## run 1
## testpc
module testpc(
	clock,   
	reset,   
	pc,   
	instruction,   
	mem_data,   
	mem_addr,   
	mem_wdata,   
	mwrite_enable,
	mread_enable,
	regwrite_enable,   
	write_addr,   
	reg_write_data   
	);
	input clock, reset;
	input [15:0] instruction, mem_data;
	output [15:0] pc, mem_addr, mem_wdata;
	output [15:0] reg_write_data;
	output mwrite_enable, mread_enable, regwrite_enable;
	output [2:0] write_addr;
	reg [15:0] pc, read_data1, read_data2, ext_imm_data, alu_result;
	reg [15:0] reg_write_data;
	reg [15:0] jump_addr, branch_addr;
	reg [15:0] mwrite_addr, mread_addr;
	reg [6:0] imm_data;
	reg [2:0] read_addr1, read_addr2, write_addr;
	reg [1:0] result_sel;
	reg regwrite_enable, func_sel, imm_sel, mwrite_enable;
	reg mread_enable, memtoreg_sel, jump_enable, branch_enable;
	reg [15:0] reg_table[0:7];
	reg [15:0] c, temp;
	reg c1, c2, s1;
	wire [15:0] b1;
	wire [15:0] and_result, not_result;
	assign mem_addr = alu_result;
	assign mem_wdata = read_data2;
	always@(posedge clock or negedge reset)
	begin
		if(reset == 1'b0)
			pc <= 16'b0000000000000000;
		else if(branch_enable == 1'b1)
		begin
			if(alu_result == 0)
				pc <= pc + branch_addr;
			else
				pc <= pc + 16'b0000000000000001;
		end
		else if(jump_enable == 1'b1)
			pc <= 16'b0000000000000000 + jump_addr;
		else
			pc <= pc + 16'b0000000000000001;
	end
	always@(instruction)
	begin
		begin
			if(instruction[15:13] == 3'b001 && instruction[3:0] <= 4'b0010)   
			begin
				if(instruction[3:0] == 4'b0000)   
				begin
					read_addr1 = instruction[12:10]; 
					read_addr2 = instruction[9:7];  
					write_addr = instruction[6:4];  
					imm_data = 7'b0000000;
					mwrite_addr = 16'b0000000000000000;
					mread_addr = 16'b0000000000000000;
					jump_addr = 16'b0000000000000000;
					branch_addr = 16'b0000000000000000;
					regwrite_enable = 1'b1;
					func_sel = 1'b0;
					result_sel = 2'b00;
					imm_sel = 1'b0;
					mwrite_enable = 1'b0;
					mread_enable = 1'b0;
					memtoreg_sel = 1'b0;
					jump_enable = 1'b0;
					branch_enable = 1'b0;
				end
				else if(instruction[3:0] == 4'b0001)   
				begin
  ...
For scale: roughly 140 flip-flops, roughly 100 I/O pins, about 0.011 mm² of cells after synthesis.
make LEC_CHECK=0 ABC_AREA=1 CAP_MARGIN=20 CELL_PAD_IN_SITES_GLOBAL_PLACEMENT=1 CORE_ASPECT_RATIO=1.44 CORE_MARGIN=5 CORE_UTILIZATION=32 CTS_CLUSTER_DIAMETER=351 CTS_CLUSTER_SIZE=54 GPL_ROUTABILITY_DRIVEN=1 HOLD_SLACK_MARGIN=0.27 MAX_ROUTING_LAYER=met4 PLACE_DENSITY_LB_ADDON=0.11 SETUP_SLACK_MARGIN=-0.84 SLEW_MARGIN=20 finish   # period 20.8 ns
run.sh (not shown) runs the stock make flow with config.mk's settings and CLKGATE_MAP_FILE=.
Run 1 was carried through to the last stage, and its layout satisfied the timing, DRC and antenna checks.
[inputs] run 2 vs run 1
Settings: a deleted ABC_AREA that had been 1; a deleted CORE_ASPECT_RATIO that had been 1.44; a change of CORE_MARGIN from 5 to 2; a deleted GPL_ROUTABILITY_DRIVEN that had been 1; a deleted MAX_ROUTING_LAYER that had been met4; a change of CORE_UTILIZATION from 32 to 40; a deleted CTS_CLUSTER_DIAMETER that had been 351; a deleted CTS_CLUSTER_SIZE that had been 54; a deleted HOLD_SLACK_MARGIN that had been 0.27; a deleted CELL_PAD_IN_SITES_GLOBAL_PLACEMENT that had been 1; a deleted PLACE_DENSITY_LB_ADDON that had been 0.11; a deleted SETUP_SLACK_MARGIN that had been -0.84; a change of the clock period (ns, I/O delays scaled along) from 20.8 to 16.0.
[summary]
The total power in run 2 sits 0.79 mW above the value recorded for run 1.
Compared to run 1, the router laid down less metal wire for run 2.
Going from run 1 to run 2, final-layout clock-cell area share shrinks by 0.52 points.
Run 2 reports a higher total area of multi-input combinational cells than run 1 does.
Compound-cell area share of the yosys netlist: run 2 vs run 1 up 9.5 points
#### Input delta (run 3 over run 2)
Settings: setting CTS_CLUSTER_DIAMETER to 396 for the first time; setting ABC_AREA to 1 for the first time; setting CTS_CLUSTER_SIZE to 98 for the first time; setting CELL_PAD_IN_SITES_GLOBAL_PLACEMENT to 2 for the first time; setting PLACE_DENSITY_LB_ADDON to 0.04 for the first time.
==> results <==
- Where worst max-slew margin expressed relative to the limit is concerned, run 2 is better than run 3.
- Summary: with run 2 as the reference, non-clock buffer count in run 3 moved down by more than 10%.
- Run 3 against run 2: maximum frequency shows an increase of about 1.3%, final area higher, fraction of area in multi-input gates shows a reduction of 1.9 points, part of the cycle the worst path needs fell 1.2 points.
- Run 3 reports a higher setup slack on the worst flop-to-flop path than run 2 does.
- Taking run 3 as 1.0, run 2 lands at 0.875 on number of fillers in the final layout.
- In the tables for run 3 and run 2, final worst setup slack reads lower with run 2.
- Xor-xnor portion of the synthesized cell area came out higher on run 3 than on run 2.
- Final total power (lower): run 3
Here is what was changed in the inputs of run 4 compared with run 3.
Settings: swapping 98 for 100 in CTS_CLUSTER_SIZE; clearing PLACE_DENSITY_LB_ADDON, which used to be 0.04; swapping 20 for 0 in CAP_MARGIN; clearing CELL_PAD_IN_SITES_GLOBAL_PLACEMENT, which used to be 2; putting CORE_ASPECT_RATIO at 1.86 where nothing was set; swapping 2 for 7 in CORE_MARGIN; swapping 40 for 58 in CORE_UTILIZATION; swapping 396 for 252 in CTS_CLUSTER_DIAMETER; putting TNS_END_PERCENT at 20 where nothing was set.
Notes after the runs:
In run 4 relative to run 3, number of placement rows had gone up by more than 10%. Part of the cycle the worst path needs ended up 0.39 points higher on run 4 than on run 3. As far as internal power of the cells is concerned, run 3 and run 4 perform about the same. Run 4 vs. run 3: fmax went down by 0.26 MHz. Compared with run 3, run 4 shows a sequential share of layout area that is 0.41 points higher. Run 4: routed length on met2 about 2.5% above run 3. Compared to run 3, the routing of run 4 uses less wire.
Input-level comparison between run 5 and run 4:
Settings: CTS_CLUSTER_DIAMETER: 252 -> 396; CTS_CLUSTER_SIZE: 100 -> 98; PLACE_DENSITY_LB_ADDON: unset -> 0.04; CORE_ASPECT_RATIO: 1.86 -> 0.5; TNS_END_PERCENT: 20 -> unset; CELL_PAD_IN_SITES_GLOBAL_PLACEMENT: unset -> 2; CORE_MARGIN: 7 -> 2; CORE_UTILIZATION: 58 -> 30.
Results
- Run 5 ended with every stage complete and zero timing, DRC or antenna violations.
- Comparing run 5 and run 4, fmax is higher on run 5.
- | final clock period utilization by the worst path | lower: run 5 |
- Lower final worst slack was reported by run 4, not run 5.
- Going from run 4 to run 5, clock latency of the later-clocked register in the worst-skew pair grows by 40 ps.
- Run 4 -> run 5: power of the clock network increased by a little under 10%
- Run 5 against run 4: growth of design area from synthesis to finish moved up, total power draw moved up.
- Changes observed in run 5 relative to run 4: global-route usage now sits lower; routed wire length now sits higher; half-perimeter wire length after detailed placement now sits higher.
- The met2 usage of run 5 falls short of that of run 4 by 21 points.
> inputs changed (run 5 -> run 6)
Settings: CORE_UTILIZATION changed from 30 to 40; CORE_ASPECT_RATIO changed from 0.5 to 0.53; PLACE_DENSITY_LB_ADDON removed (was 0.04); CTS_CLUSTER_DIAMETER removed (was 396); CAP_MARGIN changed from 0 to 40; CTS_CLUSTER_SIZE removed (was 98); TNS_END_PERCENT newly set to 85; ABC_AREA removed (was 1); CELL_PAD_IN_SITES_GLOBAL_PLACEMENT removed (was 2).
--- outcome ---
- Run comparison: run 6 dominant non-sequential cell family after synthesis AND-OR/OR-AND gates; run 5 dominant non-sequential cell family after synthesis simple AND/OR/NAND/NOR gates
- Run 6 vs run 5: number of nets produced by synthesis down
- The total of plain and repair buffers excluding clock buffers number comes out lower for run 5 vs run 6.
- Per the comparison of run 6 with run 5, setup clock skew after layout went down by 12 ps; post-layout worst setup margin went down by 14 ps.
- Last element of the critical path = mem_addr[15]: run 5; last element of the critical path = reg_write_data[15]: run 6

* * *

v59:
testpc again, from the RTL that the note above started with.
clock: 8.77 ns
lec_check: 0
abc_area: 1
cap_margin: 20
core_aspect_ratio: 0.5
core_margin: 2
core_utilization: 66
cts_cluster_diameter: 297
cts_cluster_size: 97
place_density: 0.36
setup_slack_margin: 2.6
slew_margin: 20
tns_end_percent: 10
Stage in which a tool error killed v59: global routing (5_1_grt).
Input-level comparison between v35 and v59:
- swapping 66 for 68 in CORE_UTILIZATION
- clearing ABC_AREA, which used to be 1
- clearing CORE_ASPECT_RATIO, which used to be 0.5
- clearing SETUP_SLACK_MARGIN, which used to be 2.6
- swapping 97 for 39 in CTS_CLUSTER_SIZE
- clearing CTS_CLUSTER_DIAMETER, which used to be 297
- clearing PLACE_DENSITY, which used to be 0.36
- clearing TNS_END_PERCENT, which used to be 10
- swapping 8.77 for 12.2 in the clock period (ns, I/O delays scaled along)
### Flow results
STATUS run=v35 STAGES=ALL_DONE FINAL_CHECKS=FAILED CAUSE=setup timing
Comparing share of the synthesized netlist area taken by xor and xnor gates for v35 and v59, the smaller number came from v35.
Synthesized cell count, v35 vs v59: down by more than 10%
v35 ends up with a yosys stat cell total that is 406 lower than in v59.
Changes observed in v35 relative to v59: mux contribution to synthesized area saw an increase; area fraction in full adders, half adders and majority gates saw an increase.
Compare v35 and v59 | post-synthesis chip area from yosys lower: v35
v59 → v35: area share of and/or/nand/nor cells after synthesis lower; port buffer count has remained practically unchanged; area share of and-or/or-and cells after synthesis +9.5 points.
The inputs of v44 differ from those of v35 as listed below.
- CORE_UTILIZATION: 68 -> 40
- CTS_CLUSTER_SIZE: 39 -> unset
- the clock period (ns, I/O delays scaled along): 12.2 -> 15.4
--- outcome ---
Total power: v44 below v35
Summary of v44 over v35: met3 usage -11 points; number of tap instances has increased; clock skew after layout neither gained nor lost much; via count shrank by 1547; wire length went down by 5.0%.
Side by side, highest net fanout along the worst path turned out higher in v44 than in v35.
The logic gate share of total power of v44 falls short of that of v35 by 1.9 points.
v44 has completed all stages; timing, DRC and antenna checks passed.
v44 vs. v35: post-route clock period utilization moved down, initial standard-cell utilization of the core went down 29 points, final non-filler cell area lower.
Modified inputs, v27 compared to v44
- a change of the clock period (ns, I/O delays scaled along) from 15.4 to 15.8
--- outcome ---
- In summary, v27 completed successfully, with a layout that passed the timing, DRC and antenna checks.
- Against v44, the final cell area of v27 is lower.
- Looking at v44 and v27, the tally of filler cells in the layout is a wash.
- Clock-pin slew reported for the worst setup and hold paths after clock tree synthesis: v27 vs v44 — no meaningful difference
- Relative to v44, worst stage delay on the critical path has gone up in v27.
- Summary of v27 over v44: sequential share of power moved up; length of routed met2 wiring held steady; routed via count divided by cell count flat.
- Looking at worst setup slack across v44 and v27, the one that comes out lower is v44.
- v27: clock group share of total power lower than v44
- v27 against v44: synthesis-to-layout area growth shows a reduction of 2.1 points, worst reg-to-reg path cell count rose by 1.
> inputs changed (v27 -> v1)
- CORE_UTILIZATION changed from 40 to 68
- SETUP_SLACK_MARGIN newly set to -0.66
- the clock period (ns, I/O delays scaled along) changed from 15.8 to 11.0
## What came out
- Of v27 and v1, just one finished clean: v27.
- The flow for v1 finished, though final verification flagged setup timing.
- | post-detailed-routing wire length | lower: v27 |
- Re clock-buffer cell count: v1 and v27 aren't equal, and the higher value belongs to v27.
- Looking at proportion of cell area occupied by multi-input gates, v1 sits below v27.
- v1: placer congestion estimate about 11% above v27
--- input diff v1..v41 ---
- an added CTS_CLUSTER_SIZE of 32
- a change of SETUP_SLACK_MARGIN from -0.66 to -0.62
- a change of CORE_UTILIZATION from 68 to 69
- a change of the clock period (ns, I/O delays scaled along) from 11.0 to 12.5
[summary]
v41 vs. v1: clock-pin slew reported for the worst setup and hold paths after clock tree synthesis held, final layout net count now sits lower, final period utilization decreased by 7.1 points relative to the old numbers, total length of routed wires decreased by 1500 µm relative to the old numbers, share of cell area taken by flip-flops and latches now larger.
FAIL for each of v1 and v41
Although it ran to completion, v41 produced a layout that fails the final checks because of setup timing.
Complete run, failing final checks: v1, reason setup timing.
When v41 is measured against v1, its final cell count without fillers turns out 24 lower.
v1 ended up with reg_write_data[15] as its capturing instance or port of the critical path; v41 ended up with mem_addr[14].
Total power divided by cell area, v1 and v41: larger value in v1
Of v41 and v1, it is v41 that has the higher critical path data arrival time.

* * *

## the baseline
testpc again, from the RTL that the note above started with.
Design testpc, start of the top module:
module testpc(
	clock,   
	reset,   
	pc,   
	instruction,   
	mem_data,   
	mem_addr,   
	mem_wdata,   
	mwrite_enable,
	mread_enable,
	regwrite_enable,   
	write_addr,   
	reg_write_data   
	);
	input clock, reset;
	input [15:0] instruction, mem_data;
	output [15:0] pc, mem_addr, mem_wdata;
	output [15:0] reg_write_data;
	output mwrite_enable, mread_enable, regwrite_enable;
	output [2:0] write_addr;
	reg [15:0] pc, read_data1, read_data2, ext_imm_data, alu_result;
	reg [15:0] reg_write_data;
	reg [15:0] jump_addr, branch_addr;
	reg [15:0] mwrite_addr, mread_addr;
	reg [6:0] imm_data;
	reg [2:0] read_addr1, read_addr2, write_addr;
	reg [1:0] result_sel;
	reg regwrite_enable, func_sel, imm_sel, mwrite_enable;
	reg mread_enable, memtoreg_sel, jump_enable, branch_enable;
	reg [15:0] reg_table[0:7];
	reg [15:0] c, temp;
	reg c1, c2, s1;
	wire [15:0] b1;
	wire [15:0] and_result, not_result;
	assign mem_addr = alu_result;
	assign mem_wdata = read_data2;
	always@(posedge clock or negedge reset)
	begin
		if(reset == 1'b0)
			pc <= 16'b0000000000000000;
		else if(branch_enable == 1'b1)
		begin
			if(alu_result == 0)
				pc <= pc + branch_addr;
			else
				pc <= pc + 16'b0000000000000001;
		end
		else if(jump_enable == 1'b1)
			pc <= 16'b0000000000000000 + jump_addr;
		else
			pc <= pc + 16'b0000000000000001;
	end
	always@(instruction)
	begin
		begin
			if(instruction[15:13] == 3'b001 && instruction[3:0] <= 4'b0010)   
			begin
				if(instruction[3:0] == 4'b0000)   
				begin
					read_addr1 = instruction[12:10]; 
					read_addr2 = instruction[9:7];  
  ...
export LEC_CHECK = 0
export CAP_MARGIN = 20
export CELL_PAD_IN_SITES_GLOBAL_PLACEMENT = 1
export CORE_ASPECT_RATIO = 1.85
export CORE_MARGIN = 2
export CORE_UTILIZATION = 40
export HOLD_SLACK_MARGIN = 0.26
export PLACE_DENSITY = 0.94
export SETUP_SLACK_MARGIN = 2.02
export SLEW_MARGIN = 40
export TNS_END_PERCENT = 55
create_clock -name core_clock -period 16.0 [get_ports {clock}]
The baseline ran to completion and came out clean on the timing, DRC and antenna checks.
What the candidate does differently from the baseline at the input level:
==> flow/config.mk <==
export PLATFORM = sky130hd
export DESIGN_NAME = testpc
export DESIGN_NICKNAME = testpc
export VERILOG_FILES = /design/flow/design.v
export SDC_FILE = /design/flow/constraint.sdc
export NUM_CORES = 4
export LEC_CHECK = 0
export CAP_MARGIN = 0
export CORE_ASPECT_RATIO = 0.53
export CORE_MARGIN = 2
export CORE_UTILIZATION = 26
export CTS_CLUSTER_SIZE = 19
export GPL_TIMING_DRIVEN = 0
export SLEW_MARGIN = 20
export TNS_END_PERCENT = 40
### Flow results
The candidate vs the baseline, tally of clock buffers in the finished layout went up by 1.
Across both runs, wire length per cell after detailed routing was higher for the candidate than for the baseline.
On the candidate: first-pass GRT wire length is 18% higher than what the baseline gave.
Maximum frequency in the candidate vs the baseline: down 6.1 MHz

* * *

testpc again, from the RTL that the note above started with.
Settings: LEC_CHECK=0, ABC_AREA=1, CAP_MARGIN=20, CORE_ASPECT_RATIO=0.5, CORE_MARGIN=2, CORE_UTILIZATION=72, CTS_CLUSTER_DIAMETER=336, CTS_CLUSTER_SIZE=97, PLACE_DENSITY=0.41, SETUP_SLACK_MARGIN=3.1, SLEW_MARGIN=20, TNS_END_PERCENT=5; clock period 10.7 ns.
The starting point failed in global routing (5_1_grt) (GRT-0116).
Change:
Settings changed: CORE_ASPECT_RATIO 0.5 to unset, CTS_CLUSTER_DIAMETER 336 to unset, CTS_CLUSTER_SIZE 97 to 39, HOLD_SLACK_MARGIN set to 0.3, PLACE_DENSITY 0.41 to 0.7, SETUP_SLACK_MARGIN 3.1 to unset, TNS_END_PERCENT 5 to unset.
Clock period 10.7 ns to 11.5 ns, I/O delays scaled along.
What happened: The new run ended with an error in global routing (5_1_grt); area after synthesis stays the same; die area came out lower by 0.36%; synthesized cell count does not change.
Change:
Settings changed: ABC_AREA 1 to unset, CTS_CLUSTER_SIZE 39 to 43, HOLD_SLACK_MARGIN 0.3 to unset, PLACE_DENSITY 0.7 to 0.66, SETUP_SLACK_MARGIN set to 3.04.
Clock period 11.5 ns to 10.6 ns, I/O delays scaled along.
=>
- The new run never finished: it broke off in global routing (5_1_grt) with GRT-0116
- synthesized area is lower by a few percent
- die area is lower by a few percent
- synthesized cell count is lower by a quarter to a third
Change:
Settings changed: CAP_MARGIN 20 to 5, CORE_ASPECT_RATIO set to 0.5, CTS_CLUSTER_SIZE 43 to 41, MAX_ROUTING_LAYER set to met4, SETUP_SLACK_MARGIN 3.04 to 1.89, TNS_END_PERCENT set to 5.
The changed run stopped in global routing (5_1_grt). Die area grows by 0.37%. Synthesized cell count stays the same. Area after synthesis stays the same.
Change:
Settings changed: CORE_ASPECT_RATIO 0.5 to 0.88, TNS_END_PERCENT 5 to unset.
The changed run ended with an error in global routing (5_1_grt). Die size falls slightly. Synthesized area does not change. Synthesized cell count does not change.
Change:
Settings changed: CAP_MARGIN 5 to 20, CORE_ASPECT_RATIO 0.88 to unset, CTS_CLUSTER_SIZE 41 to 37, HOLD_SLACK_MARGIN set to -0.08, PLACE_DENSITY 0.66 to 0.79, SETUP_SLACK_MARGIN 1.89 to unset, TNS_END_PERCENT set to 5.
Clock period 10.6 ns to 12.7 ns, I/O delays scaled along.
Result:
- With this change the flow produced a layout that fails on negative setup slack
- die size barely changes
- area after synthesis does not change
- synthesized cell count does not change
Power is estimated from default activity; no workload was simulated.
